==> flow/design.v <==
`timescale 1ns / 1ps
module awstm(
        pps,
        tevt,
        evt,
        rst_n,
        clk
    );
    input pps;
    input [31:0] tevt;
    output [31:0] evt;
    input rst_n;
    input clk;
    reg r_pps, r_awspps;
    reg [26:0] r_tcyc;       
    reg [26:0] r_td;         
    reg [30:0] r_awstm;      
    reg [30:0] r_tmev_next;  
    reg [31:0] r_set_tmev;  
    reg [10:0] r_tcor;       
    reg [10:0] r_tcor_max;   
    reg r_pps_lock;          
    wire evt_pps;            
    parameter [26:0] p_cyc_per_sec  = 27'd9_999;   
    parameter [26:0] p_pps_to       = 27'd14_999;  
    parameter [30:0] p_awstm_max    = 31'd99_999;   
    assign evt = r_set_tmev;
    assign evt_pps = pps & ~r_pps;
    wire [26:0] td_abs;
    wire [25:0] tmp1_td_abs;
    wire [25:0] tmp2_td_abs;
    wire [10:0] tmp_tcor_max;
    assign td_abs = (r_td[26] ? (~r_td + 17'd1): r_td);
    genvar i;
    assign tmp1_td_abs[25] = td_abs[25];  
    generate 
        for(i = 24; i >= 0; i=i-1) begin :g_tmp1_td_abs
            assign tmp1_td_abs[i] = td_abs[i+1] | td_abs[i];  
        end 
    endgenerate
    assign tmp2_td_abs[25] = tmp1_td_abs[25];
    generate
        for(i = 24; i >= 0; i=i-1) begin: g_tmp2_td_abs
            assign tmp2_td_abs[i] = tmp1_td_abs[i+1] ^ tmp1_td_abs[i];
        end
    endgenerate
    assign tmp_tcor_max[2:0] = 3'b000;
    generate 
        for(i = 0; i < 7; i=i+1) begin: g_tmp_tcor_max
            assign tmp_tcor_max[i+3] = tmp2_td_abs[25-i]; 
        end
    endgenerate
    assign tmp_tcor_max[10] = (tmp1_td_abs[20] & !tmp2_td_abs[20] ? 1'b0 : 1'b1); 
    always @(posedge clk or negedge rst_n) begin
        if(rst_n == 1'b0) begin
            r_pps <= 1'b0;
            r_awspps <= 1'b0;
            r_pps_lock <= 1'b0;
            r_tcyc <= 27'd0;
            r_td <= 27'd0;
            r_tcor <= 11'd0;
            r_tcor_max <= 11'd1024;
            r_awstm <= 31'd0;
            r_tmev_next <= 31'd0;
            r_set_tmev <= 32'd0;
        end else begin
            r_pps <= pps;
            r_tcyc <= r_tcyc + 1;
            r_tcor_max <= tmp_tcor_max;
            if(r_tcor >= r_tcor_max) begin
                r_tcor <= 10'd0;
            end else begin
                r_tcor <= r_tcor + 1;
            end
            if(r_tcyc == p_cyc_per_sec) begin
                r_awspps <= 1'b1;
            end else begin
                r_awspps <= 1'b0;
            end
            if(evt_pps) begin
                r_pps_lock <= 1'b1;
                r_tcyc <= 27'd0;
                r_td <= r_td + p_cyc_per_sec + ~r_tcyc + 27'd1;
            end else begin
                if(r_tcyc == p_pps_to) begin  
                    r_pps_lock <= 1'b0;
                    r_tcyc <= (p_pps_to - p_cyc_per_sec);     
                end                
            end
            if(r_awstm >= p_awstm_max) begin
                r_awstm <= 31'd0;
            end else begin
                if(r_tcor == r_tcor_max) begin
                    if(r_td[26]) begin  
                        r_awstm <= r_awstm;
                        r_td <= r_td + 27'd1;
                    end else begin  
                        r_awstm <= r_awstm + 31'd2;
                        r_td <= r_td - 27'd1;
                    end
                end else begin
                    r_awstm <= r_awstm + 31'd1;
                end
            end
            if(r_tmev_next == r_awstm || (r_tmev_next + 31'd1) == r_awstm) begin
                r_set_tmev <= {r_pps_lock, r_awstm};
                r_tmev_next <= r_tmev_next + tevt;
            end
            if(r_tmev_next > p_awstm_max) begin
                r_tmev_next <= r_tmev_next + ~p_awstm_max + 31'd1;
            end             
        end
    end
endmodule
Settings: LEC_CHECK=0, ABC_AREA=0, CAP_MARGIN=20, CELL_PAD_IN_SITES_DETAIL_PLACEMENT=2, CELL_PAD_IN_SITES_GLOBAL_PLACEMENT=0, CORE_ASPECT_RATIO=1.42, CORE_MARGIN=9, CORE_UTILIZATION=42, CTS_CLUSTER_SIZE=11, GPL_ROUTABILITY_DRIVEN=0, GPL_TIMING_DRIVEN=0, MIN_ROUTING_LAYER=met1, PLACE_DENSITY_LB_ADDON=0.22, SETUP_SLACK_MARGIN=0.56, SLEW_MARGIN=10, TNS_END_PERCENT=85; clock period 2.52 ns.
run.sh (not shown) runs the stock make flow with config.mk's settings and CLKGATE_MAP_FILE=.
The first run aborted during clock tree synthesis with DPL-0033.
Change:
- ABC_AREA: 0 -> 1
- CAP_MARGIN: 20 -> 5
- CELL_PAD_IN_SITES_DETAIL_PLACEMENT: 2 -> unset
- CORE_ASPECT_RATIO: 1.42 -> 0.5
- CORE_UTILIZATION: 42 -> 27
- CTS_CLUSTER_DIAMETER: unset -> 250
- CTS_CLUSTER_SIZE: 11 -> 99
- GPL_ROUTABILITY_DRIVEN: 0 -> unset
- PLACE_DENSITY_LB_ADDON: 0.22 -> 0.07
- SETUP_SLACK_MARGIN: 0.56 -> -0.23
- TNS_END_PERCENT: 85 -> unset
Effect:
- This time the run ran to the end with violations: hold timing, setup timing
- die area rose by well over a third
- area after synthesis is higher by roughly a tenth
- synthesized cell count is higher by well over a third

* * *

## oak
RTL: the design.v shown in full above, as it stands there.
make LEC_CHECK=0 CAP_MARGIN=20 CORE_MARGIN=2 CORE_UTILIZATION=46 CTS_CLUSTER_DIAMETER=350 CTS_CLUSTER_SIZE=99 PLACE_DENSITY=0.6 SETUP_SLACK_MARGIN=1.05 SLEW_MARGIN=20 TNS_END_PERCENT=10 finish   # period 3.58 ns
oak: full flow OK, the timing, DRC and antenna checks passed
Inputs modified between oak and pine:
- CORE_UTILIZATION now 40, was 46
- CTS_CLUSTER_DIAMETER no longer set, was 350
- CTS_CLUSTER_SIZE no longer set, was 99
Findings:
- pine | stages: all done | timing, DRC, antenna: all pass
- Compared with oak, in pine post-synthesis compound-gate area fraction level, total length of routed met3 wires increased by 23% relative to the old numbers, final total power went down by about 2%.
- The clock buffer instance count of the final layout of pine is higher than that of oak.
- Between pine and oak, it is pine whose worst slack after detailed placement is lower, by 55 ps.
- Taking oak as the reference, in pine met2 demand-to-capacity share in global routing down 5.6 points; routed wire length increased 1.9%; core utilization of the finished layout went down.
- Going from oak to pine, the weighted congestion at the end of routability-driven global placement was found to have gone down by about 5.5%.
Relative to pine, the following input files were edited for birch:
- CORE_UTILIZATION now 27, was 40
- SETUP_SLACK_MARGIN no longer set, was 1.05
- TNS_END_PERCENT no longer set, was 10
- the clock period (ns, I/O delays scaled along) now 4.27, was 3.58
Notes after the runs:
- As of birch, routed wire length had fallen by a few percent compared to pine.
- The run showing the smaller chip footprint is pine.
- birch against pine; total internal power is down by more than a quarter.
- Per the comparison of birch with pine, sequential share of layout area higher, final cycle utilization of the critical path higher.
### birch -> maple
- swapping 27 for 40 in CORE_UTILIZATION
- swapping 4.27 for 6.0 in the clock period (ns, I/O delays scaled along)
[summary]
- birch went all the way through the flow, and no timing, DRC or antenna check failed.
- Looking at the reports, maple completed the entire flow and the layout it produced met the timing, DRC and antenna checks.
- Utilization birch -> maple: up
- Going from birch to maple, count of non-filler cells in the finished layout shrank by more than 10%.
- Looking at maple and birch, the complex-gate fraction of the synthesized area is a wash.
- A end point of the critical path of r_tmev_next[4] is what birch shows, while r_tmev_next[30] belongs to maple.
Power is estimated from default activity; no workload was simulated.
